==> flow/design.v (excerpt) <==
module acc_cpu(
	input clk,
	input rst,
	output [7:0] imem_addr,
	input [15:0] imem_rdata,
	output reg dmem_req,
	output reg dmem_we,
	output reg [7:0] dmem_addr,
	output [7:0] dmem_wdata,
	input dmem_ack,
	input [7:0] dmem_rdata,
	input [7:0] in_data,
	input in_valid,
	output in_ready,
	output [7:0] out_data,
	output out_valid,
	input out_ready,
	output halted,
	output [7:0] acc,
	output flag_c,
	output flag_z,
	output flag_v
);
parameter S_F0 = 4'd0;    
parameter S_F1 = 4'd1;    
parameter S_DEC = 4'd2;   
parameter S_IND = 4'd3;   
parameter S_MEM = 4'd4;   
parameter S_EX = 4'd5;    
parameter S_ST = 4'd6;    
parameter S_MUL = 4'd7;   
parameter S_DIV = 4'd8;   
parameter S_DIVW = 4'd9;  
parameter S_IN = 4'd10;   
parameter S_OUT = 4'd11;  
parameter S_NX = 4'd12;   
parameter S_HLT = 4'd13;  
reg [3:0] state;
reg [7:0] pc, npc;
reg [15:0] ir;
reg [7:0] ACC;
reg C, Z, V;
reg [7:0] mdata;
reg [7:0] JSRaddrReg;
reg [7:0] InteruptAdrReg;
reg [3:0] HVPIReg;
reg [7:0] MULreg, MULreg2;
reg [7:0] DIVreg;
reg ev_ov, ev_bi, ev_ba;
wire [4:0] op = ir[15:11];
wire [2:0] mode = ir[10:8];
wire [7:0] imm = ir[7:0];
wire is_alu = (op[4:3] == 2'b00);
wire is_ld = (op == 5'b01000);
wire is_st = (op == 5'b01001);
wire is_shl = (op == 5'b01010);
  ...
clock: 4.84 ns
lec_check: 0
cap_margin: 20
core_margin: 2
core_utilization: 72
place_density: 0.79
slew_margin: 20
run.sh (not shown) runs the stock make flow with config.mk's settings and CLKGATE_MAP_FILE=.
The first run finished but fails on setup timing.
Rerun with:
--- a/flow/config.mk
+++ b/flow/config.mk
@@ -10,2 +10,2 @@
-export CORE_UTILIZATION = 72
-export PLACE_DENSITY = 0.79
+export CORE_UTILIZATION = 40
+export PLACE_DENSITY = 0.6
==> flow/constraint.sdc (replaced) <==
create_clock -name core_clock -period 7.0 [get_ports {clk}]
set_input_delay 1.4000 -clock core_clock [delete_from_list [all_inputs] [get_ports {clk}]]
set_output_delay 1.4000 -clock core_clock [all_outputs]
set_load 0.01 [all_outputs]
After rerunning:
- With this change the flow ran to the end with no violations
- sequential cell count is unchanged
- first-iteration DRC count decreases by 54%
- wire length decreases by 17%
- utilization decreases by 39 points
- setup slack improved by 1.1 ns
- combinational power decreases by 42%
- cell area decreases by 1.9%
- via count decreases by 16%
Rerun with:
--- a/flow/config.mk
+++ b/flow/config.mk
@@ -7,0 +8 @@
+export ABC_AREA = 0
@@ -8,0 +10,2 @@
+export CELL_PAD_IN_SITES_GLOBAL_PLACEMENT = 0
+export CORE_ASPECT_RATIO = 0.5
@@ -10,2 +13,6 @@
-export CORE_UTILIZATION = 40
-export PLACE_DENSITY = 0.6
+export CORE_UTILIZATION = 47
+export CTS_CLUSTER_DIAMETER = 273
+export CTS_CLUSTER_SIZE = 100
+export HOLD_SLACK_MARGIN = -0.03
+export PLACE_DENSITY_LB_ADDON = 0.3
+export SETUP_SLACK_MARGIN = -0.03
@@ -12,0 +20 @@
+export TNS_END_PERCENT = 15
Result: The changed run finished with timing, DRC and antenna clean; global-route usage rose by 4.1 points; register-to-register slack loses 0.12 ns; via count rose by a few percent; non-clock buffer count fell by 3; clock skew stays flat; worst setup slack loses 0.12 ns; final area fell slightly; sequential power hardly moves; count of clock-buffer cells in the layout rose by 1; clock power fell slightly.
Rerun with:
==> flow/config.mk (replaced) <==
export PLATFORM = sky130hd
export DESIGN_NAME = acc_cpu
export DESIGN_NICKNAME = acc_cpu
export VERILOG_FILES = /design/flow/design.v
export SDC_FILE = /design/flow/constraint.sdc
export NUM_CORES = 4
export LEC_CHECK = 0
export CAP_MARGIN = 40
export CORE_MARGIN = 7
export CORE_UTILIZATION = 40
export SLEW_MARGIN = 20
What happened: Routed wire length increases by about 4.5%. Total power increases by about 2.5%. Core utilization decreases by 7.5 points. Clock skew decreases by 0.0034 ns.

========
== run A ==
The RTL this note starts from:
==> flow/design.v <==
`timescale 1ns / 1ps
module mux_2x1_rtl(in_0, in_1, select, out);
	input	select;
	input in_0; 
	input in_1;
	output out;
	assign out = (in_0 && ~select) || (in_1 && select);
endmodule
`timescale 1ns / 1ps
module mux_4x1_behavioral(in_0, in_1, in_2, in_3, select, out);
	input in_0;
	input in_1;
	input in_2;
	input in_3;
	input [1:0] select;
	output out;
	reg out;
	always@(select, in_0, in_1, in_2, in_3)
	begin
		case(select)
			2'b00: out = in_0;
			2'b01: out = in_1;
			2'b10: out = in_2;
			2'b11: out = in_3;
		endcase
	end
endmodule
`timescale 1ns / 1ps
module bfa_gl(in_0, in_1, carry_in, result, carry_out);
	input in_0, in_1, carry_in;
	output result, carry_out;
	wire w_xor, w_and_0, w_and_1;
	xor X0(w_xor, in_0, in_1);
	xor X1(result, w_xor, carry_in);
	and A0(w_and_0, w_xor, carry_in);
	and A1(w_and_1, in_0, in_1);
	or O1(carry_out, w_and_0, w_and_1);
endmodule
`timescale 1ns / 1ps
module alu_bitslice(in_a, in_b, in_carry, in_control, out_carry, out_result);
	input in_a, in_b, in_carry;
	input [2:0] in_control;
	wire w_xor_b_c0, w_invert_a, w_and_a_b, w_or_a_b, w_sum, w_2x1;
	output out_result;
	output out_carry;
	xor (w_xor_b_c0, in_b, in_control[0]);
	or  (w_or_a_b, in_a, w_xor_b_c0);
	and (w_and_a_b, in_a, w_xor_b_c0);
	not (w_invert_a, in_a);
	bfa_gl bfa (in_a, w_xor_b_c0, in_carry, w_sum, out_carry);
	mux_2x1_rtl mux_2x1 (w_invert_a, w_xor_b_c0, in_control[0], w_2x1);
	mux_4x1_behavioral mux_4x1 (w_sum, w_or_a_b, w_and_a_b, w_2x1, in_control[2:1], out_result);
endmodule
`timescale 1ns / 1ps
module n_bit_alu(a_in, b_in, control_in, sum_out, carry_out, overflow_out, zero_out);
	parameter n = 8;
	input [7:0] a_in;
	input [7:0] b_in;
	input [2:0] control_in;
	output [7:0] sum_out; 
	output carry_out, overflow_out, zero_out;
	wire [8:0] carry;
	wire is_zero_out;
	and is_zero(is_zero_out, ~sum_out[0], ~sum_out[1], ~sum_out[2], ~sum_out[3], ~sum_out[4], ~sum_out[5], ~sum_out[6], ~sum_out[7]);
	genvar i;
	assign carry_out = carry[n];
	assign overflow_out = carry[n - 1] ^ carry[n];
	assign zero_out = is_zero_out;
	assign carry[0] = control_in[0];
	alu_bitslice adder(a_in[0], b_in[0], carry[0], control_in, carry[1], sum_out[0]); 
	generate 
		for (i = 1; i < n; i = i + 1)
			begin: aluBitGen
				alu_bitslice adder(a_in[i], b_in[i], carry[i], control_in, carry[i+1], sum_out[i]);
			end
	endgenerate
endmodule
`timescale 1ns / 1ps
module acc_cpu(
	input clk,
	input rst,
	output [7:0] imem_addr,
	input [15:0] imem_rdata,
	output reg dmem_req,
	output reg dmem_we,
	output reg [7:0] dmem_addr,
	output [7:0] dmem_wdata,
	input dmem_ack,
	input [7:0] dmem_rdata,
	input [7:0] in_data,
	input in_valid,
	output in_ready,
	output [7:0] out_data,
	output out_valid,
	input out_ready,
	output halted,
	output [7:0] acc,
	output flag_c,
	output flag_z,
	output flag_v
);
parameter S_F0 = 4'd0;    
parameter S_F1 = 4'd1;    
parameter S_DEC = 4'd2;   
parameter S_IND = 4'd3;   
parameter S_MEM = 4'd4;   
parameter S_EX = 4'd5;    
parameter S_ST = 4'd6;    
parameter S_MUL = 4'd7;   
parameter S_DIV = 4'd8;   
parameter S_DIVW = 4'd9;  
parameter S_IN = 4'd10;   
parameter S_OUT = 4'd11;  
parameter S_NX = 4'd12;   
parameter S_HLT = 4'd13;  
reg [3:0] state;
reg [7:0] pc, npc;
reg [15:0] ir;
reg [7:0] ACC;
reg C, Z, V;
reg [7:0] mdata;
reg [7:0] JSRaddrReg;
reg [7:0] InteruptAdrReg;
reg [3:0] HVPIReg;
reg [7:0] MULreg, MULreg2;
reg [7:0] DIVreg;
reg ev_ov, ev_bi, ev_ba;
wire [4:0] op = ir[15:11];
wire [2:0] mode = ir[10:8];
wire [7:0] imm = ir[7:0];
wire is_alu = (op[4:3] == 2'b00);
wire is_ld = (op == 5'b01000);
wire is_st = (op == 5'b01001);
wire is_shl = (op == 5'b01010);
wire is_shr = (op == 5'b01011);
wire is_in = (op == 5'b01100);
wire is_out = (op == 5'b01101);
wire is_hlt = (op == 5'b01110);
wire is_hv = (op == 5'b01111);
wire is_mul = (op == 5'b11000);
wire is_div = (op == 5'b11001);
wire is_br = (op == 5'b11010);
wire is_bz = (op == 5'b11011);
wire is_jsr = (op == 5'b11100);
wire is_rts = (op == 5'b11101);
wire is_rti = (op == 5'b11110);
wire is_bad = (op[4:3] == 2'b10) || (op == 5'b11111);
wire bad_mode = (is_alu || is_ld) && (mode > 3'd2);
reg [7:0] alu_b;
reg [2:0] alu_ctl;
wire [7:0] alu_out;
wire alu_c, alu_v, alu_z;
n_bit_alu ALU(ACC, alu_b, alu_ctl, alu_out, alu_c, alu_v, alu_z);
always @(*) begin
	alu_b = (mode == 3'd0) ? imm : mdata;
	alu_ctl = op[2:0];
	if (state == S_MUL) begin
		alu_b = MULreg2;
		alu_ctl = 3'b000;
	end else if (state == S_DIV) begin
		alu_b = imm;
		alu_ctl = 3'b001;
	end
end
wire ovf_en = (HVPIReg == 4'b0000) || HVPIReg[0];
wire bi_en = (HVPIReg == 4'b0000) || HVPIReg[1];
wire ba_en = (HVPIReg == 4'b0000) || HVPIReg[2];
assign imem_addr = pc;
assign dmem_wdata = ACC;
assign in_ready = (state == S_IN);
assign out_valid = (state == S_OUT);
assign out_data = ACC;
assign halted = (state == S_HLT);
assign acc = ACC;
assign flag_c = C;
assign flag_z = Z;
assign flag_v = V;
always @(posedge clk) begin
	if (rst) begin
		state <= S_F0;
		pc <= 8'd0;
		npc <= 8'd0;
		ir <= 16'd0;
		ACC <= 8'd0;
		C <= 1'b0;
		Z <= 1'b0;
		V <= 1'b0;
		mdata <= 8'd0;
		JSRaddrReg <= 8'd0;
		InteruptAdrReg <= 8'd0;
		HVPIReg <= 4'd0;
		MULreg <= 8'd0;
		MULreg2 <= 8'd0;
		DIVreg <= 8'd0;
		ev_ov <= 1'b0;
		ev_bi <= 1'b0;
		ev_ba <= 1'b0;
		dmem_req <= 1'b0;
		dmem_we <= 1'b0;
		dmem_addr <= 8'd0;
	end else begin
		case (state)
		S_F0: begin
			ev_ov <= 1'b0;
			ev_bi <= 1'b0;
			ev_ba <= 1'b0;
			state <= S_F1;
		end
		S_F1: begin
			ir <= imem_rdata;
			state <= S_DEC;
		end
		S_DEC: begin
			npc <= pc + 8'd1;
			if (bad_mode) begin
				ev_ba <= 1'b1;
				state <= S_NX;
			end else if (is_bad) begin
				ev_bi <= 1'b1;
				state <= S_NX;
			end else if ((is_alu || is_ld) && mode == 3'd1) begin
				dmem_req <= 1'b1;
				dmem_we <= 1'b0;
				dmem_addr <= imm;
				state <= S_MEM;
			end else if ((is_alu || is_ld) && mode == 3'd2) begin
				dmem_req <= 1'b1;
				dmem_we <= 1'b0;
				dmem_addr <= imm;
				state <= S_IND;
			end else if (is_alu || is_ld) begin
				state <= S_EX;
			end else if (is_st) begin
				dmem_req <= 1'b1;
				dmem_we <= 1'b1;
				dmem_addr <= imm;
				state <= S_ST;
			end else if (is_mul) begin
				MULreg <= imm;
				MULreg2 <= ACC;
				state <= S_MUL;
			end else if (is_div) begin
				if (imm == 8'd0) begin
					ACC <= 8'hff;
					state <= S_NX;
				end else begin
					DIVreg <= 8'd0;
					state <= S_DIV;
				end
			end else if (is_in) begin
				state <= S_IN;
			end else if (is_out) begin
				state <= S_OUT;
			end else if (is_hlt) begin
				state <= S_HLT;
			end else begin
				if (is_shl) ACC <= {ACC[6:0], 1'b0};
				if (is_shr) ACC <= {1'b0, ACC[7:1]};
				if (is_hv) HVPIReg <= imm[3:0];
				if (is_br || (is_bz && Z)) npc <= imm;
				if (is_jsr) begin
					JSRaddrReg <= pc + 8'd1;
					npc <= imm;
				end
				if (is_rts) npc <= JSRaddrReg;
				if (is_rti) npc <= InteruptAdrReg;
				state <= S_NX;
			end
		end
		S_IND: begin
			if (dmem_ack) begin
				dmem_req <= 1'b0;
				dmem_addr <= dmem_rdata;
				state <= S_MEM;
			end else if (!dmem_req) begin
				dmem_req <= 1'b1;
			end
		end
		S_MEM: begin
			if (dmem_ack) begin
				dmem_req <= 1'b0;
				mdata <= dmem_rdata;
				state <= S_EX;
			end else begin
				dmem_req <= 1'b1;
			end
		end
		S_EX: begin
			if (is_ld) begin
				ACC <= (mode == 3'd0) ? imm : mdata;
			end else begin
				ACC <= alu_out;
				C <= alu_c;
				Z <= alu_z;
				V <= alu_v;
				ev_ov <= alu_v;
			end
			state <= S_NX;
		end
		S_ST: begin
			if (dmem_ack) begin
				dmem_req <= 1'b0;
				dmem_we <= 1'b0;
				state <= S_NX;
			end
		end
		S_MUL: begin
			ACC <= alu_out;
			MULreg <= MULreg - 8'd1;
			if (MULreg == 8'd2) state <= S_NX;
		end
		S_DIV: begin
			if (alu_c) begin
				ACC <= alu_out;
				DIVreg <= DIVreg + 8'd1;
			end else begin
				state <= S_DIVW;
			end
		end
		S_DIVW: begin
			ACC <= DIVreg;
			state <= S_NX;
		end
		S_IN: begin
			if (in_valid) begin
				ACC <= in_data;
				state <= S_NX;
			end
		end
		S_OUT: begin
			if (out_ready) state <= S_NX;
		end
		S_NX: begin
			if (ev_ov && ovf_en) begin
				InteruptAdrReg <= npc;
				pc <= 8'd100;
			end else if (ev_bi && bi_en) begin
				InteruptAdrReg <= npc;
				pc <= 8'd110;
			end else if (ev_ba && ba_en) begin
				InteruptAdrReg <= npc;
				pc <= 8'd120;
			end else begin
				pc <= npc;
			end
			state <= S_F0;
		end
		S_HLT: begin
		end
		default: state <= S_F0;
		endcase
	end
end
endmodule
clock: 7.63 ns
lec_check: 0
cap_margin: 0
cell_pad_in_sites_global_placement: 0
core_margin: 3
core_utilization: 65
cts_cluster_diameter: 376
gpl_routability_driven: 1
min_routing_layer: met1
slew_margin: 0
tns_end_percent: 75
Run A finished every stage and its layout cleared the timing, DRC and antenna checks.
Input changes introduced in run B (baseline for comparison: run A):
- swapping 65 for 40 in CORE_UTILIZATION
- clearing MIN_ROUTING_LAYER, which used to be met1
- clearing TNS_END_PERCENT, which used to be 75
- putting PLACE_DENSITY at 0.6 where nothing was set
- clearing CTS_CLUSTER_DIAMETER, which used to be 376
- swapping 3 for 2 in CORE_MARGIN
- clearing GPL_ROUTABILITY_DRIVEN, which used to be 1
- clearing CELL_PAD_IN_SITES_GLOBAL_PLACEMENT, which used to be 0
- swapping 0 for 20 in CAP_MARGIN
- swapping 0 for 20 in SLEW_MARGIN
- swapping 7.63 for 3.78 in the clock period (ns, I/O delays scaled along)
## What came out
- Run B vs. run A: post-layout instance area went up 9.0%, routed wire length went up 1000 µm, critical path depth went up 6.
- Finished, but not clean: run B, with negative setup slack.
- Number of global-route vias before repair: run B and run A compared, lower one is run B
- The first-iteration DRC count of run B falls short of that of run A by 249.
- Going from run A to run B, cell count grew by more than 10%.
- Run B vs run A: maximum clock rate up in run B
- Core outline area: higher on run B
- Relative to run A, area overhead of the layout relative to synthesis has increased by 10 points in run B.
## Diff of input files: run C against run B
- PLACE_DENSITY no longer set, was 0.6
- CORE_UTILIZATION now 64, was 40
- the clock period (ns, I/O delays scaled along) now 5.16, was 3.78
--- outcome ---
- Run C: done, clean on timing, DRC and antenna
- Sort run C and run B by met3 global-route usage desc -> top: run C
- Run C leaves more setup margin than run B.
- Looking only at wire length reported by the detailed router, and setting everything else aside, the lower value of run C and run B goes to run C.
- Diff run B -> run C: worst hold path cell count neither gained nor lost much; remaining global-route overflow comparable; post-placement setup slack moved up; data-path buffer share of cell area in the final layout now sits lower.
- Total sequential power in run C is about 27% below run B.
- | switching part of the total | higher: run B |
The following lists how run D was set up differently from run C:
- putting CTS_CLUSTER_SIZE at 93 where nothing was set
- putting ABC_AREA at 1 where nothing was set
- putting PLACE_DENSITY at 0.6 where nothing was set
- swapping 5.16 for 2.41 in the clock period (ns, I/O delays scaled along)
Notes after the runs:
- No crash in run D: every stage finished, but the layout fails its final checks due to negative setup slack.
- Run D reports its capturing element of the worst setup path as ACC[7] while run C reports DIVreg[5].
- Compared with run C, cell area after layout in run D increased by a little under 10%.
- Run D vs run C: number of detailed-route iterations in the first pass up in run D
- As far as hold buffer count at cts goes, run C and run D are indistinguishable; the numbers are identical.
- Going from run C to run D, average cell area after synthesis went down 16%; via count of the first global-routing pass went up 1034; CTS H-tree depth held.
- In the tables for run D and run C, largest voltage drop on the vdd net reads higher with run D.
- Compared with run C, run D shows a higher internal power of the cells.
Changes in run E relative to run D:
- ABC_AREA no longer set, was 1
- CORE_UTILIZATION now 70, was 64
- CTS_CLUSTER_SIZE now 37, was 93
- the clock period (ns, I/O delays scaled along) now 2.14, was 2.41
### Flow results
5_1_grt: run E exited with error. Although run D finished all stages, its layout failed final checks on negative setup slack. Count of cell types in the netlist, run D and run E: lower on run D. Run E against run D: cell count after synthesis fell 138, synthesized netlist net count fell about 12%. Taking run D as the reference, in run E basic-gate share of the synthesized area counting and, or, nand and nor cells dropped 1.8 points; synthesized area climbed 270 µm²; adder-cell area share of the yosys netlist dropped 0.20 points.
Power figures rest on the tool's default switching activity, not on a simulated workload.
